**flow/design.v**
```verilog
module rgst #(
    parameter w=8
)(
    input clk, rst_b, ld, clr, input [w-1:0] d, output reg [w-1:0] q
);
    always @ (posedge clk, negedge rst_b)
        if (!rst_b)                 q <= 0;
        else if (clr)               q <= 0;
        else if (ld)                q <= d;
endmodule
module mschdpath (
    input clk, rst_b,ld_merg,upd_mreg, input [511:0] blk, output [31:0] m0
);
    function [31:0] RtRot(input [31:0] x, input [4:0] p);
        reg [63:0] tmp; begin
        tmp = {x, x} >> p; RtRot = tmp[31:0];end
    endfunction
    function [31:0] Sgm0(input [31:0]x); begin
        Sgm0=RtRot(x,7)^RtRot(x,18)^(x>>3);end
    endfunction
    function [31:0] Sgm1(input [31:0]x); begin
        Sgm1=RtRot(x,17)^RtRot(x,19)^(x>>10);end
    endfunction
    function [31:0] Mux(input sel,input [31:0]d1,d0); begin
        Mux = (sel) ?  d1 : d0 ;end
    endfunction
    function [31:0] Word32(input [511:0]blk, input [3:0]idx); begin
        Word32 = blk[511-32*idx -:32];end
    endfunction
    wire [31:0] m[0:15];
    generate
        genvar k;
        for( k = 0; k < 16; k = k +1) begin:some_name
            if(k < 15)
                rgst #(.w(32)) i0(.clk(clk),.rst_b(rst_b),.clr(1'd0),.ld(upd_mreg),.d(Mux(ld_merg,Word32(blk,k),m[k+1])),.q(m[k]));
            else
                rgst #(.w(32)) i0(.clk(clk),.rst_b(rst_b),.clr(1'd0),.ld(upd_mreg),.d(Mux(ld_merg,Word32(blk,k),m[0] + Sgm0(m[1]) + m[9] + Sgm1(m[14]))),.q(m[k]));
        end
    endgenerate
    assign m0 = m[0];
endmodule
```
**flow/run.sh**
```bash
#!/bin/bash
# the make line also repeats each setting of config.mk as NAME=value (left out here)
make -C /OpenROAD-flow-scripts/flow DESIGN_CONFIG=/design/flow/config.mk WORK_HOME=/design/flow/orfs CLKGATE_MAP_FILE= finish
```
**flow/config.mk**
```make
export PLATFORM = sky130hd
export DESIGN_NAME = mschdpath
export DESIGN_NICKNAME = mschdpath
export VERILOG_FILES = /design/flow/design.v
export SDC_FILE = /design/flow/constraint.sdc
export NUM_CORES = 4
export LEC_CHECK = 0
export CAP_MARGIN = 20
export CORE_MARGIN = 2
export CORE_UTILIZATION = 72
export CTS_CLUSTER_DIAMETER = 256
export CTS_CLUSTER_SIZE = 37
export MAX_ROUTING_LAYER = met4
export PLACE_DENSITY = 0.64
export SLEW_MARGIN = 20
```
**flow/constraint.sdc**
```tcl
create_clock -name core_clock -period 3.61 [get_ports {clk}]
set_input_delay 0.7220 -clock core_clock [delete_from_list [all_inputs] [get_ports {clk}]]
set_output_delay 0.7220 -clock core_clock [all_outputs]
set_load 0.01 [all_outputs]
```
==> qor.yml, run 1 <==
clockBufferDepth: 3
ys_sh_simple_pct: 8.68
gp_congestion: 1.22
cts_sinks: 512
fp.dieH_um: 200
num_rows: 71
top_area_share_pct: 46.1
ys_top_cells_by_area: "dfrtp_1 46%, mux2i_1 18%, a21oi_1 9.6%"
ys_seq_elements: 512
core_area_um2: 37800
synthArstFlopShare_pct: 100
htreeDepth: 1
netlist_area_um2: 27800
error_line: "[ERROR GRT-0116] Global routing finished with congestion. Check the congestion regions in the DRC Viewer."
io_buffers: 547
ys_area_um2: 27800
die_w_um: 200
yosysUniqueCellTypes: 51
ys_cells: 2848
xor_share_pct: 4.57
ys_sh_mux_pct: 17.6
floorplan.nets: 3457
top_logic_kind: "multiplexers"
fp-utilization_pct: 73.4
top_cell: "a21oi_1"
root_buffer: "clkbuf_16"
grt.total_usage_pct: 72.8
failed_stage: "global routing"
grt-ovfl-total: 28
syn_area_per_cell_um2: 9.75
dp_hpwl_um: 80500
adder_share_pct: 5.86
chip_area_um2: 40200
outcome: "did not finish"
cts_buffers: 17
ys_seq_share_pct: 46.1
yosys_warnings: 2
top_cells_by_count: "531 x a21oi_1, 521 x nor2_1, 512 x dfrtp_1"
ios: 548
top_area_cell: "dfrtp_1"
dp.cells: 3844
compound_area_share_pct: 12.0
postSynth.topFlopCell: "dfrtp_1"
edf_count: 0
netlist_instances: 2848
## per-layer routing
| layer | overflow | track usage [%] |
|---|---|---|
| met2 | 15 | 91.2 |
| met3 | 3 | 53.4 |
| met1 | 0 | 70.5 |
| met4 | 10 | 70.4 |
| met5 | - | - |
## per-stage QoR
step / setup TNS (ns) / setup WS [ns] / utilization, % / area [um^2]
after floorplan: -0.0578 / -0.0298 / - / 27800
after global placement: -1.47 / -0.156 / 91.4 / 34600
after detailed placement: -7.90 / -0.478 / 91.4 / 34600
after CTS: -4.42 / -0.291 / 94.5 / 35800
## what timing repair did
item                                    4_1_cts
buffers inserted                             19
hold buffers                                  0
pin swaps                                    48
hold endpoints to repair                      0
resized                                     116
endpoints found under the setup margin       25
==> run 2: changes to the inputs <==
CORE_UTILIZATION = 40   (was 72)
CTS_CLUSTER_DIAMETER = unset   (was 256)
CTS_CLUSTER_SIZE = unset   (was 37)
MAX_ROUTING_LAYER = unset   (was met4)
PLACE_DENSITY = unset   (was 0.64)
clock period = 4.5 ns   (was 3.61 ns; I/O delays follow)
==> run 2 against run 1 <==
Effect of this change: the run now finishes clean; die size rose by 78%; synthesized cell count did not move; area after synthesis is the same.
==> qor.yml, run 2 <==
grt_start_max_net_pins: 180
cp_top_family: "adder cells"
drc: 0
fmax_ghz: 0.230
cts_hold_buf: 0  # unchanged
chip_area_um2: 71600  # +78%
die_w_um: 268  # +33%
dp_hpwl_um: 82100  # +2.0%
fin_skew_ns: 0.0160
syn2layout_area_growth_pct: 30.6
switchingPower_mw: 11.2
outcome: "finished clean"
vias: 22300
seq_power_share_pct: 24.5
finalWirelength_um: 105000
required_ns: 4.96
core_area_um2: 68700  # +82%
gp_congestion: 0.931  # -24%
period_needed_ns: 4.34
ys_top_cells_by_area: "dfrtp_1 46%, mux2i_1 18%, a21oi_1 9.6%"
fp.dieH_um: 268  # +33%
edf_count: 0  # unchanged
top_area_cell: "dfrtp_1"
path_max_fanout: 5
ys_seq_share_pct: 46.1  # unchanged
clock_latency_ns: 0.62
ir_drop_mv: 0.489
postCtsSetupBuffers: 0  # -19
cts_resized: 0  # -100%
combPwrFrac_pct: 55.6
dp.cells: 4156  # +8.1%
hold_violations: 0
path_class: "reg2reg"
worstPathCellList: "xnor2_1 -> xnor2_1 -> buf_4 -> fa_1 -> inv_1 -> fa_1 -> inv_1 -> ha_1 -> inv_1 -> fa_1 -> nor2b_4 -> o2111ai_1 -> a21oi_2 -> nor3b_2 -> nor4_1 -> nor3b_1 -> xor2_1 -> o221ai_1"
r2r_slack_ns: 0.16
cp-start-kind: "flop"
cp.depth: 18
pg_clk_mw: 5.03
grt-ovfl-total: 0
xor_share_pct: 4.57  # unchanged
io_buffers: 547  # unchanged
htreeDepth: 2  # +1
finalSetupViolations: 0
top_cell: "a21oi_1"
top_cells_by_count: "531 x a21oi_1, 521 x nor2_1, 512 x dfrtp_1"
fin_area_um2: 36300
first_pass_iters: 6
fin_crit_sh_pct: 96.5
fp-utilization_pct: 40.4  # -33 points
powerSeq_mw: 6.20
top_area_share_pct: 46.1  # unchanged
drt_iter0_drc: 1825
path_clk_slew_ns: 0.06
worstMarginPinSlew_ns: 0.871
p_comb_mw: 14.1
leakage_nw: 16.0
p_per_area_nw_per_um2: 697
num_rows: 96  # +35%
grt.total_usage_pct: 29.1
maxSlewViolCount: 0
cp-end-kind: "flop"
slowest_delay_ns: 0.50
r2r-end: "some_name[15].genblk1.i0.q[19]"
fin_cells: 4277
top_logic_kind: "multiplexers"
cts_buffers: 58  # +41
netlist_area_um2: 27800  # unchanged
routedWlPerCell_um: 24.5
power.group.top: "combinational cells"
reg2reg_from: "some_name[1].genblk1.i0.q[4]"
cts_sinks: 512  # unchanged
worstSetupStartpoint: "some_name[1].genblk1.i0.q[4]"
clockBufferDepth: 3  # unchanged
syn_area_per_cell_um2: 9.75  # unchanged
ys_area_um2: 27800  # unchanged
yosysUniqueCellTypes: 51  # unchanged
ant_nets: 0
intPower_mw: 14.1
first_global_vias: 22600
ys_sh_simple_pct: 8.68  # unchanged
ys_cells: 2848  # unchanged
dpl-instance-area_um2: 34200  # -1.1%
worstPathArrival_ns: 4.80
path_buffers: 4
p_sw_share_pct: 44.3
netlist_instances: 2848  # unchanged
slew_headroom_pct: 42.0
adder_share_pct: 5.86  # unchanged
cap_violations: 0
ys_sh_mux_pct: 17.6  # unchanged
postSynth.topFlopCell: "dfrtp_1"
floorplan.nets: 3457  # unchanged
synthArstFlopShare_pct: 100  # unchanged
setup_tns_ns: 0
yosys_warnings: 2  # unchanged
ios: 548  # unchanged
ys_seq_elements: 512  # unchanged
tool_warnings: 45
root_buffer: "clkbuf_16"
r2r_cells: 18
nNetsFinal: 3894
compound_area_share_pct: 12.0  # unchanged
nFillCells: 6350
cp_slowest_cell: "fa_1"
min_path_type: "in2async"
grt_pass1_wl_um: 151000
rsz0062_at_grt: "true"
cts_tree: "yes"
pwr-share-clk_pct: 19.9
antenna_found_initial: 30
viasPerCell: 5.21
timing.critical_path.to: "some_name[15].genblk1.i0.q[19]"
run 2: area by class of cell:
class                      count  area, um^2  share of cell area, %
antenna                       15        37.5                  0.103
tap                          931        1160                   3.21
inverter                     149         559                   1.54
clock buffer                  95        1850                   5.11
sequential                   512       12800                   35.3
timing repair buffer         608        6140                   16.9
multi-input combinational   1956       13500                   37.3
clock inverter                11         186                  0.514
run 2: through the flow:
step	util [%]	setup slack [ns]	total power, mW	hold slack, ns
final	52.8	0.157	25.3	0.308
after global routing	52.8	-0.000886	27.0	0.358
after CTS	52.8	0.169	25.3	0.352
after detailed placement	49.8	0.207	20.2	0.490
after global placement	49.8	0.203	20.2	0.496
after floorplan	-	0.636	15.3	0.458
run 2: per-layer routing:
| layer | vias up | track usage (%) | share of wire (%) |
|---|---|---|---|
| li1 | 10500 | - | - |
| met1 | 10900 | 39.6 | 44 |
| met2 | 656 | 46.9 | 46 |
| met3 | 156 | 6.85 | 6.8 |
| met4 | 32 | 6.96 | 2.3 |
| met5 | - | 0 | 0.20 |
==> run 3: changes to the inputs <==
ABC_AREA = 1   (was unset)
CELL_PAD_IN_SITES_DETAIL_PLACEMENT = 1   (was unset)
CORE_UTILIZATION = 58   (was 40)
CTS_CLUSTER_DIAMETER = 364   (was unset)
GPL_ROUTABILITY_DRIVEN = 1   (was unset)
HOLD_SLACK_MARGIN = 0.15   (was unset)
MAX_ROUTING_LAYER = met4   (was unset)
MIN_ROUTING_LAYER = met2   (was unset)
SLEW_MARGIN = 30   (was 20)
TNS_END_PERCENT = 65   (was unset)
==> run 3 against run 2 <==
Effect of this change: the flow now stops in detailed placement; synthesized cell count grew 27%; die size down 29%; area after synthesis up 2.4%.
==> qor.yml, run 3 <==
chip_area_um2: 50900  # -29%
ys_sh_simple_pct: 7.49  # -1.2 points
top_area_cell: "dfrtp_1"
yosysUniqueCellTypes: 26  # -49%
edf_count: 0  # unchanged
fp-utilization_pct: 58.5  # +18 points
ys_seq_share_pct: 45.0  # -1.1 points
error_line: "[ERROR DPL-0033] detailed placement checks failed during check placement."
top_cell: "inv_1"
gp_congestion: 1.16  # +25%
xor_share_pct: 3.91  # -0.66 points
yosys_warnings: 2  # unchanged
ys_cells: 3618  # +27%
top_area_share_pct: 45.0  # -1.1 points
fp.dieH_um: 226  # -16%
top_logic_kind: "AND-OR/OR-AND gates"
num_rows: 81  # -16%
ys_area_um2: 28500  # +2.4%
netlist_instances: 3618  # +27%
ys_seq_elements: 512  # unchanged
netlist_area_um2: 28500  # +2.4%
compound_area_share_pct: 25.3  # +13 points
core_area_um2: 48600  # -29%
postSynth.topFlopCell: "dfrtp_1"
ys_top_cells_by_area: "dfrtp_1 45%, o21ai_0 11%, inv_1 9.0%"
outcome: "did not finish"
floorplan.nets: 4227  # +22%
syn_area_per_cell_um2: 7.87  # -19%
die_w_um: 226  # -16%
top_cells_by_count: "684 x inv_1, 599 x o21ai_0, 512 x dfrtp_1"
io_buffers: 547  # unchanged
synthArstFlopShare_pct: 100  # unchanged
failed_stage: "detailed placement"
adder_share_pct: 5.72  # -0.14 points
ios: 548  # unchanged
ys_sh_mux_pct: 0  # -18 points
## run 3: per-stage QoR
| step | cell area (um^2) | hold WS, ns | total power [mW] | worst slack (ns) |
|---|---|---|---|---|
| 3_3_place_gp | 34300 | 0.457 | 18.2 | 0.319 |
| 2_1_floorplan | 28500 | 0.444 | 13.7 | 1.11 |
==> run 4: changes to the inputs <==
ABC_AREA = 0   (was 1)
CELL_PAD_IN_SITES_DETAIL_PLACEMENT = unset   (was 1)
CELL_PAD_IN_SITES_GLOBAL_PLACEMENT = 0   (was unset)
CORE_ASPECT_RATIO = 1.56   (was unset)
CORE_UTILIZATION = 40   (was 58)
CTS_CLUSTER_DIAMETER = unset   (was 364)
CTS_CLUSTER_SIZE = 25   (was unset)
GPL_ROUTABILITY_DRIVEN = unset   (was 1)
HOLD_SLACK_MARGIN = unset   (was 0.15)
MAX_ROUTING_LAYER = unset   (was met4)
MIN_ROUTING_LAYER = unset   (was met2)
PLACE_DENSITY_LB_ADDON = 0.01   (was unset)
SETUP_SLACK_MARGIN = 0.47   (was unset)
TNS_END_PERCENT = 60   (was 65)
clock period = 5.22 ns   (was 4.5 ns; I/O delays follow)
==> run 4 against run 3 <==
Effect of this change: now clean on timing, DRC and antenna; synthesized cell count is 21% lower; area after synthesis is 2.4% lower; die size is 41% higher.
==> qor.yml, run 4 <==
path_clk_slew_ns: 0.07
ys_cells: 2848  # -21%
cts_resized: 0
nNetsFinal: 3859
finalSetupViolations: 0
finalWirelength_um: 109000
rsz0062_at_grt: "false"
synthArstFlopShare_pct: 100  # unchanged
fin_cells: 4215
dpl-instance-area_um2: 34000
path_max_fanout: 5
postCtsSetupBuffers: 0
clockBufferDepth: 3
fin_area_um2: 36000
outcome: "finished clean"
chip_area_um2: 71600  # +41%
worstPathArrival_ns: 4.96
dp_hpwl_um: 85100
period_needed_ns: 4.44
yosys_warnings: 2  # unchanged
grt-ovfl-total: 0
fmax_ghz: 0.225
grt_use_met3_pct: 6.53
adder_share_pct: 5.86  # +0.14 points
xor_share_pct: 4.57  # +0.66 points
seq_power_share_pct: 24.1
use_met2_pct: 52.1
cp_slowest_cell: "fa_1"
vias: 22000
required_ns: 5.74
io_buffers: 547  # unchanged
fp-utilization_pct: 40.4  # -18 points
top_area_cell: "dfrtp_1"
cp_top_family: "adder cells"
core_area_um2: 68800  # +41%
pwr-share-clk_pct: 19.9
pg_clk_mw: 4.38
top_cells_by_count: "531 x a21oi_1, 521 x nor2_1, 512 x dfrtp_1"
netlist_area_um2: 27800  # -2.4%
ys_seq_share_pct: 46.1  # +1.1 points
compound_area_share_pct: 12.0  # -13 points
grt_start_max_net_pins: 175
first_pass_iters: 7
r2r_slack_ns: 0.78
fin_skew_ns: 0.0179
worstPathCellList: "xnor2_1 -> xnor2_1 -> fa_1 -> inv_1 -> fa_1 -> inv_1 -> ha_1 -> inv_1 -> fa_1 -> nor2b_4 -> o2111ai_1 -> a21oi_2 -> nor2_1 -> o311ai_4 -> a21boi_1 -> xnor2_1 -> o221a_1"
r2r-end: "some_name[15].genblk1.i0.q[27]"
cap_violations: 0
die_w_um: 215  # -4.7%
tool_warnings: 45
first_global_vias: 23000
fp.dieH_um: 333  # +48%
slew_headroom_pct: 36.7
ys_seq_elements: 512  # unchanged
drc: 0
cts_tree: "yes"
antenna_found_initial: 16
maxSlewViolCount: 0
power.group.top: "combinational cells"
cts_sinks: 512
leakage_nw: 15.8
path_class: "reg2reg"
cp-end-kind: "flop"
slowest_delay_ns: 0.48
routedWlPerCell_um: 25.9
path_buffers: 3
ys_sh_mux_pct: 17.6  # +18 points
gp_congestion: 0.997  # -14%
top_logic_kind: "multiplexers"
dp_slack_ns: 0.754
grt.total_usage_pct: 30.3
p_comb_mw: 12.4
num_rows: 120  # +48%
ant_nets: 0
ys_area_um2: 27800  # -2.4%
postSynth.topFlopCell: "dfrtp_1"
floorplan.nets: 3457  # -18%
cp-start-kind: "flop"
worstMarginPinSlew_ns: 0.949
syn_area_per_cell_um2: 9.75  # +24%
min_path_type: "in2async"
dp.cells: 4109
switchingPower_mw: 10.0
grt_pass1_wl_um: 158000
gr-usage-met1_pct: 35.7
ys_sh_simple_pct: 8.68  # +1.2 points
netlist_instances: 2848  # -21%
ys_top_cells_by_area: "dfrtp_1 46%, mux2i_1 18%, a21oi_1 9.6%"
powerSeq_mw: 5.31
p_per_area_nw_per_um2: 612
cts_buffers: 53
r2r_cells: 17
ir_drop_mv: 0.577
reg2reg_from: "some_name[14].genblk1.i0.q[18]"
syn2layout_area_growth_pct: 29.7
intPower_mw: 12.1
hold_violations: 0
timing.critical_path.to: "some_name[15].genblk1.i0.q[27]"
worst_slack_ns: 0.777
nFillCells: 6442
edf_count: 0  # unchanged
htreeDepth: 2
top_cell: "a21oi_1"
top_area_share_pct: 46.1  # +1.1 points
root_buffer: "clkbuf_16"
setup_tns_ns: 0
cts_hold_buf: 0
fin_crit_sh_pct: 85.1
drt_iter0_drc: 1742
combPwrFrac_pct: 56.0
gr-max-usage-layer: "met2"
ios: 548  # unchanged
p_sw_share_pct: 45.3
cp.depth: 17
viasPerCell: 5.22
clock_latency_ns: 0.64
yosysUniqueCellTypes: 51  # +96%
worstSetupStartpoint: "some_name[14].genblk1.i0.q[18]"
[run 4: metrics by stage]
step / power (mW) / hold slack [ns] / util [%]
finish: 22.0 / 0.286 / 52.4
global route: 23.5 / 0.277 / 52.4
CTS: 22.1 / 0.507 / 52.3
detailed placement: 17.6 / 0.489 / 49.4
global placement: 17.6 / 0.480 / 49.4
floorplan: 13.2 / 0.458 / -
[run 4: cell type report]
type	instances	area (um^2)	share of cell area, %
Clock buffer	73	1550	4.31
Clock inverter	27	452	1.25
Timing Repair Buffer	578	5960	16.5
Multi-Input combinational cell	1956	13500	37.6
Sequential cell	512	12800	35.6
Antenna cell	5	12.5	0.0347
Inverter	149	559	1.55
Tap cell	915	1140	3.18
[run 4: per-layer routing]
metal  vias up  routed length [um]  share of wire [%]
met2       700               54200                 50
met3       178                6380                5.8
met5         -                 138               0.13
li1      10400                   -                  -
met1     10700               42400                 39
met4        22                5970                5.5
==> run 5: changes to the inputs <==
ABC_AREA = 1   (was 0)
CAP_MARGIN = 0   (was 20)
CELL_PAD_IN_SITES_GLOBAL_PLACEMENT = unset   (was 0)
CORE_ASPECT_RATIO = unset   (was 1.56)
CORE_UTILIZATION = 72   (was 40)
CTS_CLUSTER_DIAMETER = 349   (was unset)
CTS_CLUSTER_SIZE = 100   (was 25)
PLACE_DENSITY = 0.38   (was unset)
PLACE_DENSITY_LB_ADDON = unset   (was 0.01)
SETUP_SLACK_MARGIN = 0.15   (was 0.47)
SLEW_MARGIN = 20   (was 30)
TNS_END_PERCENT = 10   (was 60)
clock period = 1.94 ns   (was 5.22 ns; I/O delays follow)
==> run 5 against run 4 <==
Effect of this change: the run now fails in global routing; synthesized cell count rose by 27%; area after synthesis rose by 2.4%; die size fell by 43%.
==> qor.yml, run 5 <==
postSynth.topFlopCell: "dfrtp_1"
compound_area_share_pct: 25.3  # +13 points
yosysUniqueCellTypes: 26  # -49%
ys_sh_mux_pct: 0  # -18 points
cts_buffers: 9  # -83%
die_w_um: 203  # -5.7%
fp.dieH_um: 203  # -39%
gp_congestion: 1.22  # +22%
core_area_um2: 38800  # -44%
syn_area_per_cell_um2: 7.87  # -19%
ys_top_cells_by_area: "dfrtp_1 45%, o21ai_0 11%, inv_1 9.0%"
root_buffer: "clkbuf_16"
htreeDepth: 1  # -1
top_logic_kind: "AND-OR/OR-AND gates"
synthArstFlopShare_pct: 100  # unchanged
top_area_cell: "dfrtp_1"
top_cells_by_count: "684 x inv_1, 599 x o21ai_0, 512 x dfrtp_1"
yosys_warnings: 2  # unchanged
clockBufferDepth: 3  # unchanged
io_buffers: 547  # unchanged
outcome: "did not finish"
failed_stage: "global routing"
ios: 548  # unchanged
ys_sh_simple_pct: 7.49  # -1.2 points
adder_share_pct: 5.72  # -0.14 points
ys_seq_elements: 512  # unchanged
dp_hpwl_um: 91200  # +7.3%
xor_share_pct: 3.91  # -0.66 points
dpl-instance-area_um2: 36400  # +7.2%
grt.total_usage_pct: 87.2
netlist_instances: 3618  # +27%
fp-utilization_pct: 73.3  # +33 points
floorplan.nets: 4227  # +22%
ys_area_um2: 28500  # +2.4%
grt-ovfl-total: 511
netlist_area_um2: 28500  # +2.4%
edf_count: 0  # unchanged
top_area_share_pct: 45.0  # -1.1 points
error_line: "[ERROR GRT-0116] Global routing finished with congestion. Check the congestion regions in the DRC Viewer."
chip_area_um2: 41100  # -43%
cts_sinks: 512  # unchanged
ys_seq_share_pct: 45.0  # -1.1 points
num_rows: 72  # -40%
top_cell: "inv_1"
dp_slack_ns: -1.94  # -2.69 ns
ys_cells: 3618  # +27%
[run 5: metrics by stage]
stage | cells | util, %
after detailed placement | 4762 | 93.9
after global placement | 4762 | 93.9
after floorplan | 3618 | -
after CTS | 4786 | 97.1
[run 5: timing repair]
action / in CTS
hold endpoints to repair: 25
resized: 353
pin swaps: 34
buffers inserted: 13
hold buffers: 1
setup endpoints to repair: 64
[run 5: layer usage]
metal  track usage, %  overflow
met1             85.6         6
met2              101       297
met3             75.5        18
met4             90.0       187
met5             43.3         3
==> run 6: changes to the inputs <==
ABC_AREA = unset   (was 1)
CAP_MARGIN = 20   (was 0)
CORE_UTILIZATION = 68   (was 72)
CTS_CLUSTER_DIAMETER = unset   (was 349)
CTS_CLUSTER_SIZE = 34   (was 100)
HOLD_SLACK_MARGIN = 0.28   (was unset)
PLACE_DENSITY = unset   (was 0.38)
SETUP_SLACK_MARGIN = 0.77   (was 0.15)
TNS_END_PERCENT = unset   (was 10)
clock period = 2.61 ns   (was 1.94 ns; I/O delays follow)
==> run 6 against run 5 <==
Effect of this change: the flow stops in clock tree synthesis; area after synthesis fell by 2.4%; die size is 3.3% higher; synthesized cell count shrank 21%.
==> qor.yml, run 6 <==
yosysUniqueCellTypes: 51  # +96%
xor_share_pct: 4.57  # +0.66 points
ys_seq_elements: 512  # unchanged
die_w_um: 206  # +1.6%
failed_stage: "clock tree synthesis"
adder_share_pct: 5.86  # +0.14 points
dp_slack_ns: -1.38  # +0.561 ns
compound_area_share_pct: 12.0  # -13 points
synthArstFlopShare_pct: 100  # unchanged
top_area_cell: "dfrtp_1"
num_rows: 74  # +2.8%
outcome: "did not finish"
top_cell: "a21oi_1"
core_area_um2: 40600  # +4.4%
postSynth.topFlopCell: "dfrtp_1"
fp.dieH_um: 206  # +1.6%
gp_congestion: 1.14  # -6.3%
edf_count: 0  # unchanged
top_cells_by_count: "531 x a21oi_1, 521 x nor2_1, 512 x dfrtp_1"
netlist_area_um2: 27800  # -2.4%
ys_cells: 2848  # -21%
floorplan.nets: 3457  # -18%
io_buffers: 547  # unchanged
fp-utilization_pct: 68.5  # -4.8 points
ys_seq_share_pct: 46.1  # +1.1 points
syn_area_per_cell_um2: 9.75  # +24%
chip_area_um2: 42500  # +3.3%
ys_sh_mux_pct: 17.6  # +18 points
ys_top_cells_by_area: "dfrtp_1 46%, mux2i_1 18%, a21oi_1 9.6%"
error_line: "[ERROR DPL-0033] detailed placement checks failed during check placement."
ios: 548  # unchanged
top_area_share_pct: 46.1  # +1.1 points
yosys_warnings: 2  # unchanged
ys_area_um2: 27800  # -2.4%
ys_sh_simple_pct: 8.68  # +1.2 points
dp_hpwl_um: 80800  # -11%
top_logic_kind: "multiplexers"
netlist_instances: 2848  # -21%
run 6: metrics by stage:
| step | power, mW | std cells | TNS (ns) | area, um^2 | utilization (%) |
|---|---|---|---|---|---|
| after floorplan | 27.8 | 2848 | -21.99 | 28000 | - |
| after global placement | 39.2 | 4020 | -29.12 | 36100 | 89.1 |
| after detailed placement | 41.0 | 4020 | -33.76 | 36100 | 89.1 |
==> run 7: changes to the inputs <==
ABC_AREA = 1   (was unset)
CTS_CLUSTER_DIAMETER = 256   (was unset)
CTS_CLUSTER_SIZE = 37   (was 34)
HOLD_SLACK_MARGIN = 0.29   (was 0.28)
SETUP_SLACK_MARGIN = unset   (was 0.77)
clock period = 2.46 ns   (was 2.61 ns; I/O delays follow)
==> run 7 against run 6 <==
Effect of this change: the flow stops in global routing; area after synthesis increased by 2.4%; die size increased by 2.4%; synthesized cell count increased by 27%.
==> qor.yml, run 7 <==
edf_count: 0  # unchanged
postSynth.topFlopCell: "dfrtp_1"
yosysUniqueCellTypes: 26  # -49%
error_line: "[ERROR GRT-0232] Routing congestion too high. Check the congestion heatmap in the GUI."
fp-utilization_pct: 69.2  # +0.72 points
top_logic_kind: "AND-OR/OR-AND gates"
fp.dieH_um: 209  # +1.2%
grt.total_usage_pct: 82.5
compound_area_share_pct: 25.3  # +13 points
ios: 548  # unchanged
top_area_share_pct: 45.0  # -1.1 points
ys_area_um2: 28500  # +2.4%
syn_area_per_cell_um2: 7.87  # -19%
root_buffer: "clkbuf_16"
cts_buffers: 17
top_cell: "inv_1"
ys_cells: 3618  # +27%
cts_sinks: 512
ys_seq_elements: 512  # unchanged
netlist_area_um2: 28500  # +2.4%
htreeDepth: 1
top_cells_by_count: "684 x inv_1, 599 x o21ai_0, 512 x dfrtp_1"
yosys_warnings: 2  # unchanged
failed_stage: "global routing"
netlist_instances: 3618  # +27%
floorplan.nets: 4227  # +22%
io_buffers: 547  # unchanged
num_rows: 74  # unchanged
ys_sh_simple_pct: 7.49  # -1.2 points
dp_hpwl_um: 89400  # +11%
chip_area_um2: 43500  # +2.4%
adder_share_pct: 5.72  # -0.14 points
ys_sh_mux_pct: 0  # -18 points
grt-ovfl-total: 134
synthArstFlopShare_pct: 100  # unchanged
gp_congestion: 1.16  # +1.4%
xor_share_pct: 3.91  # -0.66 points
clockBufferDepth: 3
die_w_um: 209  # +1.2%
ys_top_cells_by_area: "dfrtp_1 45%, o21ai_0 11%, inv_1 9.0%"
core_area_um2: 41100  # +1.4%
top_area_cell: "dfrtp_1"
outcome: "did not finish"
ys_seq_share_pct: 45.0  # -1.1 points
run 7: metrics by stage:
stage | TNS [ns] | hold slack (ns) | std cells | cell area [um^2] | worst slack, ns
after global placement | -28.60 | 0.458 | 4732 | 36300 | -1.21
after floorplan | -16.41 | 0.196 | 3618 | 28700 | -0.661
after detailed placement | -34.25 | 0.461 | 4732 | 36300 | -1.40
after CTS | -29.87 | 0.429 | 4761 | 37400 | -1.13
run 7: metal layers:
layer  GRT usage [%]  overflow
met2            94.1        63
met5            56.5         2
met4            80.4        49
met1            81.0         4
met3            74.3        16
run 7: repair_timing:
item	in CTS
pin swaps	50
endpoints found under the setup margin	31
hold buffers	1
setup buffers	9
endpoints found under the hold margin	92
gates resized	130
==> run 8: changes to the inputs <==
CORE_ASPECT_RATIO = 1.94   (was unset)
CORE_UTILIZATION = 40   (was 68)
CTS_CLUSTER_DIAMETER = 399   (was 256)
CTS_CLUSTER_SIZE = 24   (was 37)
HOLD_SLACK_MARGIN = unset   (was 0.29)
TNS_END_PERCENT = 5   (was unset)
clock period = 4.5 ns   (was 2.46 ns; I/O delays follow)
==> run 8 against run 7 <==
Effect of this change: synthesized cell count unchanged; die size is 69% higher; area after synthesis is the same; the run now finishes clean.
==> qor.yml, run 8 <==
grt_pass1_wl_um: 174000
ys_area_um2: 28500  # unchanged
slew_headroom_pct: 30.8
cp_slowest_cell: "fa_1"
ir_drop_mv: 0.494
seq_power_share_pct: 25.9
netlist_area_um2: 28500  # unchanged
dp_hpwl_um: 95500  # +6.8%
outcome: "finished clean"
top_cells_by_count: "684 x inv_1, 599 x o21ai_0, 512 x dfrtp_1"
xor_share_pct: 3.91  # unchanged
fin_area_um2: 35600
cp-start-kind: "flop"
drc: 0
hold_violations: 0
path_class: "reg2reg"
ys_cells: 3618  # unchanged
cts_tree: "yes"
slowest_delay_ns: 0.50
fin_skew_ns: 0.0343
path_clk_slew_ns: 0.10
required_ns: 4.97
drt_iter0_drc: 1655
dp.cells: 4923  # +4.0%
tool_warnings: 41
root_buffer: "clkbuf_16"
finalSetupViolations: 0
utilization_pct: 50.4
top_area_share_pct: 45.0  # unchanged
grt.total_usage_pct: 32.6
fin_crit_sh_pct: 97.3
reg2reg_from: "some_name[14].genblk1.i0.q[27]"
vias: 26000
ys_sh_simple_pct: 7.49  # unchanged
finalWirelength_um: 120000
rsz0062_at_grt: "false"
cp.depth: 18
min_path_type: "in2async"
powerSeq_mw: 5.80
switchingPower_mw: 11.5
top_cell: "inv_1"
cts_hold_buf: 0  # -1
cp_top_family: "simple AND/OR/NAND/NOR gates"
worstSetupStartpoint: "some_name[14].genblk1.i0.q[27]"
die_w_um: 195  # -6.3%
fmax_ghz: 0.228
io_buffers: 547  # unchanged
grt-ovfl-total: 0
clockBufferDepth: 3  # unchanged
grt_start_max_net_pins: 205
nFillCells: 7095
postCtsSetupBuffers: 0  # -9
synthArstFlopShare_pct: 100  # unchanged
fp.dieH_um: 376  # +80%
pwr-share-clk_pct: 11.4
r2r_slack_ns: 0.12
path_max_fanout: 4
yosys_warnings: 2  # unchanged
ys_sh_mux_pct: 0  # unchanged
top_area_cell: "dfrtp_1"
chip_area_um2: 73400  # +69%
r2r-end: "some_name[15].genblk1.i0.q[18]"
ys_top_cells_by_area: "dfrtp_1 45%, o21ai_0 11%, inv_1 9.0%"
r2r_cells: 18
p_comb_mw: 14.0
cts_buffers: 25  # +8
num_rows: 136  # +84%
intPower_mw: 10.9
postSynth.topFlopCell: "dfrtp_1"
adder_share_pct: 5.72  # unchanged
floorplan.nets: 4227  # unchanged
ys_seq_elements: 512  # unchanged
ys_seq_share_pct: 45.0  # unchanged
period_needed_ns: 4.38
core_area_um2: 70600  # +72%
viasPerCell: 5.24
fin_cells: 4957
cap_violations: 0
first_global_vias: 26200
nNetsFinal: 4662
clock_latency_ns: 0.62
syn_area_per_cell_um2: 7.87  # unchanged
edf_count: 0  # unchanged
p_sw_share_pct: 51.2
p_per_area_nw_per_um2: 630
path_buffers: 5
compound_area_share_pct: 25.3  # unchanged
worstPathCellList: "xnor2_1 -> xor2_1 -> buf_4 -> inv_1 -> fa_1 -> inv_1 -> fa_1 -> inv_1 -> ha_1 -> nand2_1 -> inv_1 -> nand2_1 -> nor2_1 -> nand4_1 -> nand4_1 -> nand3_1 -> nand2_1 -> o21ai_0"
dpl-instance-area_um2: 34900  # -3.9%
routedWlPerCell_um: 24.3
timing.critical_path.to: "some_name[15].genblk1.i0.q[18]"
first_pass_iters: 5
setup_tns_ns: 0
maxSlewViolCount: 0
crit_top_cell: "inv_1"
yosysUniqueCellTypes: 26  # unchanged
combPwrFrac_pct: 62.7
ios: 548  # unchanged
top_logic_kind: "AND-OR/OR-AND gates"
cp-end-kind: "flop"
gp_congestion: 1.02  # -12%
power.group.top: "combinational cells"
pg_clk_mw: 2.56
worstPathArrival_ns: 4.84
fp-utilization_pct: 40.3  # -29 points
leakage_nw: 16.6
syn2layout_area_growth_pct: 25.0
worstMarginPinSlew_ns: 1.04
htreeDepth: 1  # unchanged
cts_sinks: 512  # unchanged
cts_resized: 0  # -100%
netlist_instances: 3618  # unchanged
ant_nets: 0
antenna_found_initial: 19
==> run 8: cell type report <==
cell class	count	area (um^2)	share of cell area, %
Timing Repair Buffer	634	6310	17.7
Sequential cell	512	12800	36.0
Tap cell	897	1120	3.15
Inverter	686	2590	7.28
Clock inverter	1	16.3	0.0457
Multi-Input combinational cell	2194	12100	34.0
Clock buffer	25	626	1.76
Antenna cell	8	20.0	0.0563
==> run 8: metal layers <==
layer,global-route usage [%],wire (um),vias to the layer above
met5,0,193,-
met4,19.6,8590,26
met3,5.98,7330,233
met2,57.2,60000,857
met1,36.7,44300,12400
li1,-,-,12400
==> run 8: stage by stage <==
| stage | hold slack [ns] | total power [mW] | setup WS, ns |
|---|---|---|---|
| after floorplan | 0.444 | 13.7 | 1.11 |
| after global placement | 0.462 | 19.7 | 0.282 |
| after detailed placement | 0.465 | 19.8 | 0.289 |
| after CTS | 0.385 | 22.4 | 0.255 |
| after global routing | 0.385 | 24.0 | 0.0506 |
| final | 0.315 | 22.4 | 0.123 |
==> run 9: changes to the inputs <==
ABC_AREA = 0   (was 1)
CAP_MARGIN = 40   (was 20)
CELL_PAD_IN_SITES_DETAIL_PLACEMENT = 2   (was unset)
CELL_PAD_IN_SITES_GLOBAL_PLACEMENT = 0   (was unset)
CORE_ASPECT_RATIO = 1.56   (was 1.94)
CTS_CLUSTER_DIAMETER = unset   (was 399)
CTS_CLUSTER_SIZE = 18   (was 24)
PLACE_DENSITY_LB_ADDON = 0.05   (was unset)
SETUP_SLACK_MARGIN = 0.47   (was unset)
SLEW_MARGIN = 30   (was 20)
TNS_END_PERCENT = 60   (was 5)
clock period = 5.22 ns   (was 4.5 ns; I/O delays follow)
==> run 9 against run 8 <==
Effect of this change: clock power increased by 57%; combinational power decreased by 7%; maximum frequency decreased by 3.7%; sequential power decreased by 6.9%; register-to-register slack improved by 0.55 ns; final cell count decreased by 14%; via count decreased by 6.9%; clock skew increased by 0.0022 ns; largest cell class is now combinational gates.
==> qor.yml, run 9 <==
fin_crit_sh_pct: 87.1  # -10 points
top_area_cell: "dfrtp_1"
nNetsFinal: 3862  # -17%
tool_warnings: 39  # -4.9%
path_max_fanout: 5  # +1
cts_hold_buf: 0  # unchanged
p_sw_share_pct: 48.2  # -3.0 points
ys_seq_share_pct: 46.1  # +1.1 points
switchingPower_mw: 10.8  # -5.7%
xor_share_pct: 4.57  # +0.66 points
postSynth.topFlopCell: "dfrtp_1"
r2r_slack_ns: 0.67  # +0.55 ns
adder_share_pct: 5.86  # +0.14 points
cp_slowest_cell: "fa_1"
pwr-share-clk_pct: 18.0  # +6.6 points
p_comb_mw: 13.0  # -7%
num_rows: 120  # -12%
top_logic_kind: "multiplexers"
drc: 0  # unchanged
ir_drop_mv: 0.400  # -19%
intPower_mw: 11.6  # +6.2%
path_clk_slew_ns: 0.07  # -0.03 ns
worstPathCellList: "xnor2_1 -> xnor2_1 -> fa_1 -> inv_1 -> fa_1 -> inv_1 -> ha_1 -> inv_1 -> fa_1 -> nor2b_4 -> o2111ai_1 -> a21oi_2 -> nor2_1 -> o311ai_4 -> a21boi_1 -> xnor2_1 -> o221a_1"
chip_area_um2: 71600  # -2.4%
grt.total_usage_pct: 37.8  # +5.2 points
worstMarginPinSlew_ns: 0.874  # -0.163 ns
viasPerCell: 5.70  # +8.8%
grt_start_max_net_pins: 193  # -5.9%
fmax_ghz: 0.220  # -3.7%
fp.dieH_um: 333  # -11%
p_per_area_nw_per_um2: 626  # -0.68%
path_class: "reg2reg"
cts_resized: 0  # unchanged
routedWlPerCell_um: 32.8  # +35%
grt-ovfl-total: 0  # unchanged
r2r_cells: 17  # -1
ys_area_um2: 27800  # -2.4%
gp_congestion: 0.939  # -8.0%
cp-start-kind: "flop"
netlist_instances: 2848  # -21%
netlist_area_um2: 27800  # -2.4%
finalSetupViolations: 0  # unchanged
ys_sh_mux_pct: 17.6  # +18 points
seq_power_share_pct: 24.1  # -1.8 points
reg2reg_from: "some_name[14].genblk1.i0.q[18]"
power.group.top: "combinational cells"
min_path_type: "in2async"
antenna_found_initial: 32  # +13
maxSlewViolCount: 0  # unchanged
top_cell: "a21oi_1"
ys_sh_simple_pct: 8.68  # +1.2 points
worstSetupStartpoint: "some_name[14].genblk1.i0.q[18]"
syn2layout_area_growth_pct: 29.0
htreeDepth: 2  # +1
worstPathArrival_ns: 5.06  # +0.22 ns
nFillCells: 7007  # -1.2%
dp_hpwl_um: 97000  # +1.7%
slew_headroom_pct: 41.7  # +11 points
timing.critical_path.to: "some_name[15].genblk1.i0.q[27]"
cts_sinks: 512  # unchanged
syn_area_per_cell_um2: 9.75  # +24%
combPwrFrac_pct: 58.0  # -4.7 points
grt_pass1_wl_um: 197000  # +13%
ant_nets: 0  # unchanged
core_area_um2: 68800  # -2.6%
cts_tree: "yes"
rsz0062_at_grt: "false"
yosysUniqueCellTypes: 51  # +96%
cap_violations: 0  # unchanged
synthArstFlopShare_pct: 100  # unchanged
yosys_warnings: 2  # unchanged
clock_latency_ns: 0.66  # +0.04 ns
cp.depth: 17  # -1
drt_iter0_drc: 1723  # +4.1%
top_cells_by_count: "531 x a21oi_1, 521 x nor2_1, 512 x dfrtp_1"
ios: 548  # unchanged
edf_count: 0  # unchanged
vias: 24200  # -6.9%
ys_top_cells_by_area: "dfrtp_1 46%, mux2i_1 18%, a21oi_1 9.6%"
r2r-end: "some_name[15].genblk1.i0.q[27]"
cts_buffers: 53  # +110%
postCtsSetupBuffers: 0  # unchanged
cp-end-kind: "flop"
cp_top_family: "adder cells"
first_pass_iters: 5  # unchanged
pg_clk_mw: 4.03  # +57%
required_ns: 5.74  # +0.77 ns
first_global_vias: 27900  # +6.7%
leakage_nw: 15.7  # -5.4%
io_buffers: 547  # unchanged
fp-utilization_pct: 40.4  # +0.10 points
floorplan.nets: 3457  # -18%
finalPower_mw: 22.4  # about the same
top_area_share_pct: 46.1  # +1.1 points
slowest_delay_ns: 0.51  # about the same
outcome: "finished clean"
ys_cells: 2848  # -21%
die_w_um: 215  # +10%
root_buffer: "clkbuf_16"
ys_seq_elements: 512  # unchanged
compound_area_share_pct: 12.0  # -13 points
powerSeq_mw: 5.40  # -6.9%
setup_tns_ns: 0  # unchanged
clockBufferDepth: 3  # unchanged
hold_violations: 0  # unchanged
path_buffers: 3  # -2
finalWirelength_um: 139000  # +15%
period_needed_ns: 4.55  # +0.168 ns
fin_skew_ns: 0.0365  # +0.00223 ns
run 9: stage by stage:
stage / instances / worst slack, ns / hold slack, ns / utilization, % / instance area (um^2)
after floorplan: 2848 / 1.36 / 0.458 / - / 27800
after global placement: 4112 / 0.830 / 0.486 / 49.4 / 34000
after detailed placement: 4112 / 0.767 / 0.496 / 49.4 / 34000
after CTS: 4210 / 0.722 / 0.454 / 52.0 / 35700
after global routing: 4238 / 0.501 / 0.500 / 52.1 / 35800
final: 4240 / 0.675 / 0.392 / 52.1 / 35800
run 9: layout make-up:
class / count / area, um^2 / share of cell area, %
Sequential cell: 512 / 12800 / 35.7
Antenna cell: 29 / 72.6 / 0.202
Timing Repair Buffer: 581 / 5950 / 16.6
Clock buffer: 80 / 1610 / 4.49
Tap cell: 915 / 1140 / 3.19
Clock inverter: 18 / 159 / 0.443
Multi-Input combinational cell: 1956 / 13500 / 37.8
Inverter: 149 / 559 / 1.56
run 9: routing by layer:
metal	vias to the layer above	share of wire (%)	track usage (%)
met3	356	4.9	6.61
met1	12500	36	41.1
met2	923	50	66.9
met5	-	0.067	0
met4	14	8.4	26.4
li1	10400	-	-
==> run 10: changes to the inputs <==
ABC_AREA = unset   (was 0)
CAP_MARGIN = 20   (was 40)
CELL_PAD_IN_SITES_DETAIL_PLACEMENT = unset   (was 2)
CELL_PAD_IN_SITES_GLOBAL_PLACEMENT = unset   (was 0)
CORE_ASPECT_RATIO = unset   (was 1.56)
CORE_UTILIZATION = 68   (was 40)
CTS_CLUSTER_SIZE = 37   (was 18)
HOLD_SLACK_MARGIN = -0.05   (was unset)
PLACE_DENSITY_LB_ADDON = unset   (was 0.05)
SETUP_SLACK_MARGIN = -0.26   (was 0.47)
SLEW_MARGIN = 20   (was 30)
TNS_END_PERCENT = unset   (was 60)
clock period = 3.5 ns   (was 5.22 ns; I/O delays follow)
==> run 10 against run 9 <==
Effect of this change: the flow now stops in global routing; area after synthesis unchanged; synthesized cell count unchanged; die size is 41% lower.
==> qor.yml, run 10 <==
outcome: "did not finish"
failed_stage: "global routing"
root_buffer: "clkbuf_16"
top_area_share_pct: 46.1  # unchanged
netlist_area_um2: 27800  # unchanged
cts_hold_buf: 0  # unchanged
adder_share_pct: 5.86  # unchanged
top_cell: "a21oi_1"
top_cells_by_count: "531 x a21oi_1, 521 x nor2_1, 512 x dfrtp_1"
fp-utilization_pct: 68.5  # +28 points
compound_area_share_pct: 12.0  # unchanged
yosys_warnings: 2  # unchanged
num_rows: 74  # -38%
ys_top_cells_by_area: "dfrtp_1 46%, mux2i_1 18%, a21oi_1 9.6%"
ys_seq_elements: 512  # unchanged
floorplan.nets: 3457  # unchanged
io_buffers: 547  # unchanged
postSynth.topFlopCell: "dfrtp_1"
syn_area_per_cell_um2: 9.75  # unchanged
synthArstFlopShare_pct: 100  # unchanged
edf_count: 0  # unchanged
netlist_instances: 2848  # unchanged
dp_hpwl_um: 79600  # -18%
yosysUniqueCellTypes: 51  # unchanged
fp.dieH_um: 206  # -38%
xor_share_pct: 4.57  # unchanged
gp_congestion: 1.09  # +16%
clockBufferDepth: 3  # unchanged
ys_sh_simple_pct: 8.68  # unchanged
ys_cells: 2848  # unchanged
cts_sinks: 512  # unchanged
ios: 548  # unchanged
top_area_cell: "dfrtp_1"
ys_seq_share_pct: 46.1  # unchanged
chip_area_um2: 42500  # -41%
ys_sh_mux_pct: 17.6  # unchanged
cts_buffers: 52  # -1.9%
core_area_um2: 40600  # -41%
top_logic_kind: "multiplexers"
htreeDepth: 2  # unchanged
die_w_um: 206  # -4.1%
ys_area_um2: 27800  # unchanged
run 10: repair_timing:
action / in CTS
buffers inserted: 21
hold endpoints to repair: 0
resized: 60
setup endpoints to repair: 24
pin swaps: 56
run 10: per-stage QoR:
step                cell area [um^2]  setup WS, ns  hold WS, ns  std cells
floorplan                      27800        -0.252        0.404       2848
global placement               35200        -0.592        0.474       3943
detailed placement             35200        -0.672        0.481       3943
CTS                            37500        -0.584        0.113       4051
==> run 11: changes to the inputs <==
ABC_AREA = 1   (was unset)
CORE_ASPECT_RATIO = 0.93   (was unset)
CORE_UTILIZATION = 72   (was 68)
CTS_CLUSTER_DIAMETER = 355   (was unset)
CTS_CLUSTER_SIZE = 72   (was 37)
HOLD_SLACK_MARGIN = unset   (was -0.05)
SETUP_SLACK_MARGIN = -0.14   (was -0.26)
clock period = 2.6 ns   (was 3.5 ns; I/O delays follow)
==> run 11 against run 10 <==
Effect of this change: area after synthesis increased by 2.4%; die size fell by 3.2%; synthesized cell count rose by 27%; the run again fails in global routing.
==> qor.yml, run 11 <==
root_buffer: "clkbuf_16"
top_cells_by_count: "684 x inv_1, 599 x o21ai_0, 512 x dfrtp_1"
netlist_instances: 3618  # +27%
chip_area_um2: 41100  # -3.2%
die_w_um: 210  # +2.0%
netlist_area_um2: 28500  # +2.4%
ys_seq_elements: 512  # unchanged
floorplan.nets: 4227  # +22%
error_line: "[ERROR GRT-0116] Global routing finished with congestion. Check the congestion regions in the DRC Viewer."
core_area_um2: 39200  # -3.5%
adder_share_pct: 5.72  # -0.14 points
fp.dieH_um: 196  # -5.0%
grt-ovfl-total: 446
ys_sh_mux_pct: 0  # -18 points
num_rows: 70  # -5.4%
syn_area_per_cell_um2: 7.87  # -19%
top_logic_kind: "AND-OR/OR-AND gates"
ys_area_um2: 28500  # +2.4%
postSynth.topFlopCell: "dfrtp_1"
htreeDepth: 1  # -1
gp_congestion: 1.12  # +2.8%
top_cell: "inv_1"
edf_count: 0  # unchanged
cts_sinks: 512  # unchanged
top_area_cell: "dfrtp_1"
dp_hpwl_um: 93100  # +17%
grt.total_usage_pct: 87.1
xor_share_pct: 3.91  # -0.66 points
ys_top_cells_by_area: "dfrtp_1 45%, o21ai_0 11%, inv_1 9.0%"
outcome: "did not finish"
yosysUniqueCellTypes: 26  # -49%
yosys_warnings: 2  # unchanged
dpl-instance-area_um2: 36200  # +2.8%
cts_buffers: 11  # -79%
dp_slack_ns: -1.14  # -0.466 ns
clockBufferDepth: 3  # unchanged
ys_cells: 3618  # +27%
ios: 548  # unchanged
compound_area_share_pct: 25.3  # +13 points
fp-utilization_pct: 72.7  # +4.2 points
top_area_share_pct: 45.0  # -1.1 points
synthArstFlopShare_pct: 100  # unchanged
ys_seq_share_pct: 45.0  # -1.1 points
ys_sh_simple_pct: 7.49  # -1.2 points
io_buffers: 547  # unchanged
failed_stage: "global routing"
run 11: routing by layer:
metal	GRT usage [%]	GRT overflow
met5	57.7	4
met4	85.9	133
met3	78.7	39
met2	99.0	254
met1	85.4	16
run 11: through the flow:
step | instances | hold slack (ns) | util, %
CTS | 4728 | 0.263 | 96.0
detailed placement | 4696 | 0.469 | 92.3
global placement | 4696 | 0.460 | 92.3
floorplan | 3618 | 0.224 | -
run 11: what timing repair did:
| item | CTS |
|---|---|
| endpoints found under the hold margin | 37 |
| hold buffers | 1 |
| setup buffers | 23 |
| gates resized | 251 |
| pin swaps | 104 |
| cloned | 0 |
| setup endpoints to repair | 30 |
==> run 12: changes to the inputs <==
ABC_AREA = unset   (was 1)
CORE_ASPECT_RATIO = unset   (was 0.93)
CORE_UTILIZATION = 68   (was 72)
CTS_CLUSTER_DIAMETER = unset   (was 355)
CTS_CLUSTER_SIZE = 34   (was 72)
SETUP_SLACK_MARGIN = 0.86   (was -0.14)
clock period = 2.88 ns   (was 2.6 ns; I/O delays follow)
==> run 12 against run 11 <==
Effect of this change: the flow again stops in global routing; die size up 3.3%; area after synthesis decreased by 2.4%; synthesized cell count shrank 21%.
==> qor.yml, run 12 <==
outcome: "did not finish"
failed_stage: "global routing"
error_line: "[ERROR GRT-0116] Global routing finished with congestion. Check the congestion regions in the DRC Viewer."
ys_area_um2: 27800  # -2.4%
core_area_um2: 40600  # +3.6%
cts_buffers: 53  # +42
ys_sh_mux_pct: 17.6  # +18 points
floorplan.nets: 3457  # -18%
xor_share_pct: 4.57  # +0.66 points
grt.total_usage_pct: 73.7
ios: 548  # unchanged
top_cell: "a21oi_1"
syn_area_per_cell_um2: 9.75  # +24%
edf_count: 0  # unchanged
fp-utilization_pct: 68.5  # -4.2 points
dp_hpwl_um: 78100  # -16%
ys_seq_share_pct: 46.1  # +1.1 points
htreeDepth: 2  # +1
top_area_cell: "dfrtp_1"
top_area_share_pct: 46.1  # +1.1 points
clockBufferDepth: 3  # unchanged
compound_area_share_pct: 12.0  # -13 points
netlist_instances: 2848  # -21%
root_buffer: "clkbuf_16"
yosysUniqueCellTypes: 51  # +96%
ys_seq_elements: 512  # unchanged
num_rows: 74  # +5.7%
postSynth.topFlopCell: "dfrtp_1"
synthArstFlopShare_pct: 100  # unchanged
top_logic_kind: "multiplexers"
chip_area_um2: 42500  # +3.3%
netlist_area_um2: 27800  # -2.4%
yosys_warnings: 2  # unchanged
ys_sh_simple_pct: 8.68  # +1.2 points
dpl-instance-area_um2: 35700  # -1.1%
grt-ovfl-total: 55
cts_sinks: 512  # unchanged
die_w_um: 206  # -1.9%
gp_congestion: 1.14  # +1.7%
ys_top_cells_by_area: "dfrtp_1 46%, mux2i_1 18%, a21oi_1 9.6%"
adder_share_pct: 5.86  # +0.14 points
ys_cells: 2848  # -21%
fp.dieH_um: 206  # +5.3%
io_buffers: 547  # unchanged
top_cells_by_count: "531 x a21oi_1, 521 x nor2_1, 512 x dfrtp_1"
==> run 12: metal layers <==
metal	global-route usage (%)	overflow
met1	71.8	4
met2	90.3	30
met4	71.3	21
met3	61.4	0
met5	34.5	0
==> run 12: per-stage QoR <==
step                      hold slack (ns)  std cells  worst slack (ns)
after floorplan                     0.280       2848            -0.757
after global placement              0.472       3981            -0.932
after detailed placement            0.483       3981             -1.12
after CTS                           0.378       4096             -1.04
==> run 12: what timing repair did <==
action / 4_1_cts
buffers inserted: 23
gates resized: 263
hold buffers: 1
setup endpoints to repair: 64
endpoints found under the hold margin: 33
pin swaps: 47
==> run 13: changes to the inputs <==
ABC_AREA = 0   (was unset)
CELL_PAD_IN_SITES_GLOBAL_PLACEMENT = 0   (was unset)
CORE_ASPECT_RATIO = 0.99   (was unset)
CORE_UTILIZATION = 70   (was 68)
CTS_CLUSTER_DIAMETER = 271   (was unset)
CTS_CLUSTER_SIZE = 37   (was 34)
PLACE_DENSITY = 0.64   (was unset)
SETUP_SLACK_MARGIN = -0.29   (was 0.86)
SLEW_MARGIN = 30   (was 20)
TNS_END_PERCENT = 60   (was unset)
clock period = 2.81 ns   (was 2.88 ns; I/O delays follow)
==> run 13 against run 12 <==
Effect of this change: area after synthesis is the same; the run again fails in global routing; die size decreased by 2.8%; synthesized cell count unchanged.
==> qor.yml, run 13 <==
outcome: "did not finish"
failed_stage: "global routing"
error_line: "[ERROR GRT-0232] Routing congestion too high. Check the congestion heatmap in the GUI."
compound_area_share_pct: 12.0  # unchanged
grt.total_usage_pct: 87.5
ys_sh_mux_pct: 17.6  # unchanged
ys_seq_share_pct: 46.1  # unchanged
yosys_warnings: 2  # unchanged
cts_sinks: 512  # unchanged
clockBufferDepth: 3  # unchanged
top_cells_by_count: "531 x a21oi_1, 521 x nor2_1, 512 x dfrtp_1"
xor_share_pct: 4.57  # unchanged
ys_sh_simple_pct: 8.68  # unchanged
ios: 548  # unchanged
edf_count: 0  # unchanged
io_buffers: 547  # unchanged
adder_share_pct: 5.86  # unchanged
fp-utilization_pct: 71.1  # +2.6 points
top_area_cell: "dfrtp_1"
ys_top_cells_by_area: "dfrtp_1 46%, mux2i_1 18%, a21oi_1 9.6%"
synthArstFlopShare_pct: 100  # unchanged
syn_area_per_cell_um2: 9.75  # unchanged
ys_seq_elements: 512  # unchanged
dpl-instance-area_um2: 35800  # +0.11%
cts_buffers: 17  # -68%
htreeDepth: 1  # -1
ys_cells: 2848  # unchanged
die_w_um: 204  # -0.92%
grt-ovfl-total: 347
gp_congestion: 1.13  # -0.85%
netlist_instances: 2848  # unchanged
chip_area_um2: 41300  # -2.8%
fp.dieH_um: 202  # -1.9%
root_buffer: "clkbuf_16"
top_area_share_pct: 46.1  # unchanged
top_cell: "a21oi_1"
postSynth.topFlopCell: "dfrtp_1"
top_logic_kind: "multiplexers"
yosysUniqueCellTypes: 51  # unchanged
ys_area_um2: 27800  # unchanged
dp.cells: 3988  # +0.18%
core_area_um2: 39100  # -3.6%
floorplan.nets: 3457  # unchanged
num_rows: 72  # -2.7%
netlist_area_um2: 27800  # unchanged
dp_hpwl_um: 82800  # +6.1%
==> run 13: timing repair <==
action,4_1_cts
hold buffers,1
gates cloned,0
hold endpoints to repair,44
setup buffers,18
endpoints found under the setup margin,30
pin swaps,51
resized,126
==> run 13: layer usage <==
layer,GRT overflow,GRT usage (%)
met4,124,87.9
met2,178,98.0
met1,23,86.2
met5,2,60.0
met3,20,78.9
==> run 13: through the flow <==
step,setup TNS (ns),setup slack [ns]
floorplan,-16.10,-0.827
global placement,-23.15,-0.964
CTS,-27.08,-1.16
detailed placement,-27.90,-1.18
==> run 14: changes to the inputs <==
CAP_MARGIN = 40   (was 20)
CELL_PAD_IN_SITES_DETAIL_PLACEMENT = 1   (was unset)
CORE_ASPECT_RATIO = 1.29   (was 0.99)
CORE_UTILIZATION = 61   (was 70)
CTS_CLUSTER_DIAMETER = unset   (was 271)
CTS_CLUSTER_SIZE = 18   (was 37)
HOLD_SLACK_MARGIN = 0.06   (was unset)
PLACE_DENSITY = unset   (was 0.64)
PLACE_DENSITY_LB_ADDON = 0.05   (was unset)
SETUP_SLACK_MARGIN = 0.47   (was -0.29)
clock period = 4.63 ns   (was 2.81 ns; I/O delays follow)
==> run 14 against run 13 <==
Effect of this change: the run fails in detailed placement; area after synthesis did not move; synthesized cell count did not move; die size rose by 14%.
==> qor.yml, run 14 <==
outcome: "did not finish"
failed_stage: "detailed placement"
error_line: "[ERROR DPL-0033] detailed placement checks failed during check placement."
gp_congestion: 1.01  # -11%
top_cells_by_count: "531 x a21oi_1, 521 x nor2_1, 512 x dfrtp_1"
postSynth.topFlopCell: "dfrtp_1"
top_cell: "a21oi_1"
fp.dieH_um: 246  # +22%
core_area_um2: 44800  # +15%
floorplan.nets: 3457  # unchanged
syn_area_per_cell_um2: 9.75  # unchanged
fp-utilization_pct: 62.0  # -9.1 points
yosysUniqueCellTypes: 51  # unchanged
num_rows: 88  # +22%
netlist_instances: 2848  # unchanged
ys_seq_elements: 512  # unchanged
compound_area_share_pct: 12.0  # unchanged
netlist_area_um2: 27800  # unchanged
synthArstFlopShare_pct: 100  # unchanged
edf_count: 0  # unchanged
ios: 548  # unchanged
ys_top_cells_by_area: "dfrtp_1 46%, mux2i_1 18%, a21oi_1 9.6%"
chip_area_um2: 47300  # +14%
top_logic_kind: "multiplexers"
top_area_cell: "dfrtp_1"
ys_sh_simple_pct: 8.68  # unchanged
die_w_um: 192  # -6.0%
adder_share_pct: 5.86  # unchanged
io_buffers: 547  # unchanged
yosys_warnings: 2  # unchanged
ys_sh_mux_pct: 17.6  # unchanged
ys_area_um2: 27800  # unchanged
xor_share_pct: 4.57  # unchanged
ys_seq_share_pct: 46.1  # unchanged
top_area_share_pct: 46.1  # unchanged
ys_cells: 2848  # unchanged
run 14: per-stage QoR:
step | instance area (um^2) | worst slack (ns)
3_3_place_gp | 33600 | 0.243
2_1_floorplan | 27800 | 0.766
==> run 15: changes to the inputs <==
ABC_AREA = unset   (was 0)
CAP_MARGIN = 20   (was 40)
CELL_PAD_IN_SITES_DETAIL_PLACEMENT = unset   (was 1)
CELL_PAD_IN_SITES_GLOBAL_PLACEMENT = unset   (was 0)
CORE_ASPECT_RATIO = unset   (was 1.29)
CORE_UTILIZATION = 70   (was 61)
CTS_CLUSTER_DIAMETER = 29   (was unset)
CTS_CLUSTER_SIZE = 66   (was 18)
HOLD_SLACK_MARGIN = unset   (was 0.06)
PLACE_DENSITY_LB_ADDON = unset   (was 0.05)
SETUP_SLACK_MARGIN = unset   (was 0.47)
SLEW_MARGIN = 20   (was 30)
TNS_END_PERCENT = unset   (was 60)
clock period = 3.0 ns   (was 4.63 ns; I/O delays follow)
==> run 15 against run 14 <==
Effect of this change: the flow stops in clock tree synthesis; synthesized cell count stayed put; area after synthesis unchanged; die size shrank 13%.
==> qor.yml, run 15 <==
dp_slack_ns: -0.947
syn_area_per_cell_um2: 9.75  # unchanged
io_buffers: 547  # unchanged
top_cell: "a21oi_1"
netlist_instances: 2848  # unchanged
yosys_warnings: 2  # unchanged
chip_area_um2: 41300  # -13%
ys_sh_simple_pct: 8.68  # unchanged
top_cells_by_count: "531 x a21oi_1, 521 x nor2_1, 512 x dfrtp_1"
num_rows: 72  # -18%
ys_seq_share_pct: 46.1  # unchanged
fp.dieH_um: 203  # -18%
fp-utilization_pct: 71.4  # +9.4 points
adder_share_pct: 5.86  # unchanged
yosysUniqueCellTypes: 51  # unchanged
error_line: "[ERROR DPL-0038] Utilization greater than 100%, impossible to legalize"
postSynth.topFlopCell: "dfrtp_1"
synthArstFlopShare_pct: 100  # unchanged
gp_congestion: 1.20  # +19%
netlist_area_um2: 27800  # unchanged
floorplan.nets: 3457  # unchanged
top_logic_kind: "multiplexers"
ys_sh_mux_pct: 17.6  # unchanged
ys_area_um2: 27800  # unchanged
ys_cells: 2848  # unchanged
core_area_um2: 38900  # -13%
ys_top_cells_by_area: "dfrtp_1 46%, mux2i_1 18%, a21oi_1 9.6%"
xor_share_pct: 4.57  # unchanged
ios: 548  # unchanged
top_area_cell: "dfrtp_1"
die_w_um: 203  # +5.9%
outcome: "did not finish"
top_area_share_pct: 46.1  # unchanged
edf_count: 0  # unchanged
ys_seq_elements: 512  # unchanged
dp_hpwl_um: 81500
compound_area_share_pct: 12.0  # unchanged
failed_stage: "clock tree synthesis"
==> run 15: stage by stage <==
stage	instance area, um^2	hold WS [ns]	utilization [%]	std cells
floorplan	28000	0.304	-	2848
global placement	35500	0.474	91.1	3943
detailed placement	35500	0.480	91.1	3943
==> run 16: changes to the inputs <==
CELL_PAD_IN_SITES_DETAIL_PLACEMENT = 1   (was unset)
CELL_PAD_IN_SITES_GLOBAL_PLACEMENT = 2   (was unset)
CORE_UTILIZATION = 40   (was 70)
CTS_CLUSTER_DIAMETER = unset   (was 29)
CTS_CLUSTER_SIZE = 37   (was 66)
MAX_ROUTING_LAYER = met4   (was unset)
PLACE_DENSITY = 0.87   (was unset)
SLEW_MARGIN = 0   (was 20)
TNS_END_PERCENT = 95   (was unset)
clock period = 4.5 ns   (was 3.0 ns; I/O delays follow)
==> run 16 against run 15 <==
Effect of this change: the run now finishes clean; synthesized cell count is the same; die size grew 73%; area after synthesis is the same.
==> qor.yml, run 16 <==
ir_drop_mv: 0.547
r2r-end: "some_name[15].genblk1.i0.q[27]"
grt-ovfl-total: 0
tool_warnings: 38
intPower_mw: 13.8
required_ns: 4.99
fin_skew_ns: 0.0508
netlist_area_um2: 27800  # unchanged
cp_top_family: "adder cells"
cap_violations: 0
netlist_instances: 2848  # unchanged
cts_tree: "yes"
cp_slowest_cell: "fa_1"
path_buffers: 5
timing.critical_path.to: "some_name[15].genblk1.i0.q[27]"
p_sw_share_pct: 45.2
combPwrFrac_pct: 56.5
die_w_um: 268  # +32%
pg_clk_mw: 4.69
fp.dieH_um: 268  # +32%
worstPathCellList: "xnor2_2 -> xnor2_2 -> buf_4 -> fa_1 -> inv_1 -> fa_1 -> inv_1 -> ha_1 -> inv_1 -> fa_1 -> nor2b_4 -> o2111ai_2 -> a21oi_2 -> buf_4 -> nor2_1 -> o311ai_4 -> a21boi_1 -> xnor2_1 -> o221a_1"
gp_congestion: 0.917  # -24%
top_logic_kind: "multiplexers"
finalSetupViolations: 0
num_rows: 96  # +33%
ys_sh_mux_pct: 17.6  # unchanged
combGateArea_um2: 13600
viasPerCell: 5.24
syn2layout_area_growth_pct: 30.3
postSynth.topFlopCell: "dfrtp_1"
hold_violations: 0
pwr-share-clk_pct: 18.6
fmax_ghz: 0.236
min_path_type: "in2async"
clockBufferDepth: 3
xor_share_pct: 4.57  # unchanged
grt_pass1_wl_um: 161000
maxSlewViolCount: 0
worstMarginPinSlew_ns: 1.03
edf_count: 0  # unchanged
core_area_um2: 68700  # +77%
drc: 0
p_comb_mw: 14.2
top_area_share_pct: 46.1  # unchanged
ys_top_cells_by_area: "dfrtp_1 46%, mux2i_1 18%, a21oi_1 9.6%"
root_buffer: "clkbuf_16"
routedWlPerCell_um: 26.0
reg2reg_from: "some_name[1].genblk1.i0.q[4]"
cp-end-kind: "flop"
htreeDepth: 2
path_clk_slew_ns: 0.06
top_area_cell: "dfrtp_1"
syn_area_per_cell_um2: 9.75  # unchanged
fin_area_um2: 36200
ys_cells: 2848  # unchanged
first_pass_iters: 6
fin_crit_sh_pct: 94.1
worstPathArrival_ns: 4.73
slowest_delay_ns: 0.47
yosys_warnings: 2  # unchanged
cp-start-kind: "flop"
outcome: "finished clean"
top_cell: "a21oi_1"
nFillCells: 7585
worstSetupStartpoint: "some_name[1].genblk1.i0.q[4]"
top_cells_by_count: "531 x a21oi_1, 521 x nor2_1, 512 x dfrtp_1"
chip_area_um2: 71600  # +73%
fp-utilization_pct: 40.4  # -31 points
ant_nets: 0
r2r_cells: 19
yosysUniqueCellTypes: 51  # unchanged
cp.depth: 19
path_class: "reg2reg"
compound_area_share_pct: 12.0  # unchanged
ios: 548  # unchanged
rsz0062_at_grt: "false"
powerSeq_mw: 6.25
leakage_nw: 15.9
ys_sh_simple_pct: 8.68  # unchanged
p_per_area_nw_per_um2: 694
cts_hold_buf: 0
antenna_found_initial: 52
io_buffers: 547  # unchanged
slew_headroom_pct: 31.4
r2r_slack_ns: 0.27
cts_sinks: 512
nNetsFinal: 3887
dpl-instance-area_um2: 34100  # -3.7%
setup_tns_ns: 0
grt_start_max_net_pins: 209
seq_area_um2: 12800
ys_seq_share_pct: 46.1  # unchanged
path_max_fanout: 3
utilization_pct: 52.7
seq_power_share_pct: 24.8
fin_hold_ws_ns: 0.229
period_needed_ns: 4.23
vias: 22600
synthArstFlopShare_pct: 100  # unchanged
first_global_vias: 24100
grt.total_usage_pct: 32.1
cts_buffers: 58
adder_share_pct: 5.86  # unchanged
ys_seq_elements: 512  # unchanged
drt_iter0_drc: 1533
power.group.top: "combinational cells"
floorplan.nets: 3457  # unchanged
ys_area_um2: 27800  # unchanged
finalWirelength_um: 112000
dp_hpwl_um: 87200  # +7.0%
switchingPower_mw: 11.4
clock_latency_ns: 0.66
run 16: timing repair:
action	4_1_cts	5_1_grt
hold endpoints to repair	0	0
endpoints found under the setup margin	0	8
resized	0	10
buffers inserted	0	1
run 16: area by class of cell:
class	count	share of cell area (%)
multi-input cells	1956	37.6
flip-flops and latches	512	35.4
repair buffers	601	16.8
clock buffers	94	4.74
well taps	931	3.22
inverters	149	1.54
diodes	55	0.380
clock inverters	9	0.352
run 16: metrics by stage:
stage	total power, mW	worst slack [ns]	cells
2_1_floorplan	15.3	0.636	2848
3_3_place_gp	20.0	0.109	4148
3_5_place_dp	20.2	0.125	4148
4_1_cts	25.0	0.0821	4251
5_1_grt	26.9	0.00440	4306
6_report	25.1	0.266	4307
run 16: layer usage:
metal	vias to the layer above	track usage, %	wire length (um)
met2	614	49.7	52900
met4	0	13.4	3750
met5	-	-	0
met3	126	7.40	7460
li1	10500	-	-
met1	11300	40.5	47800
No activity file was given, so power comes from the tool's default toggle rates.
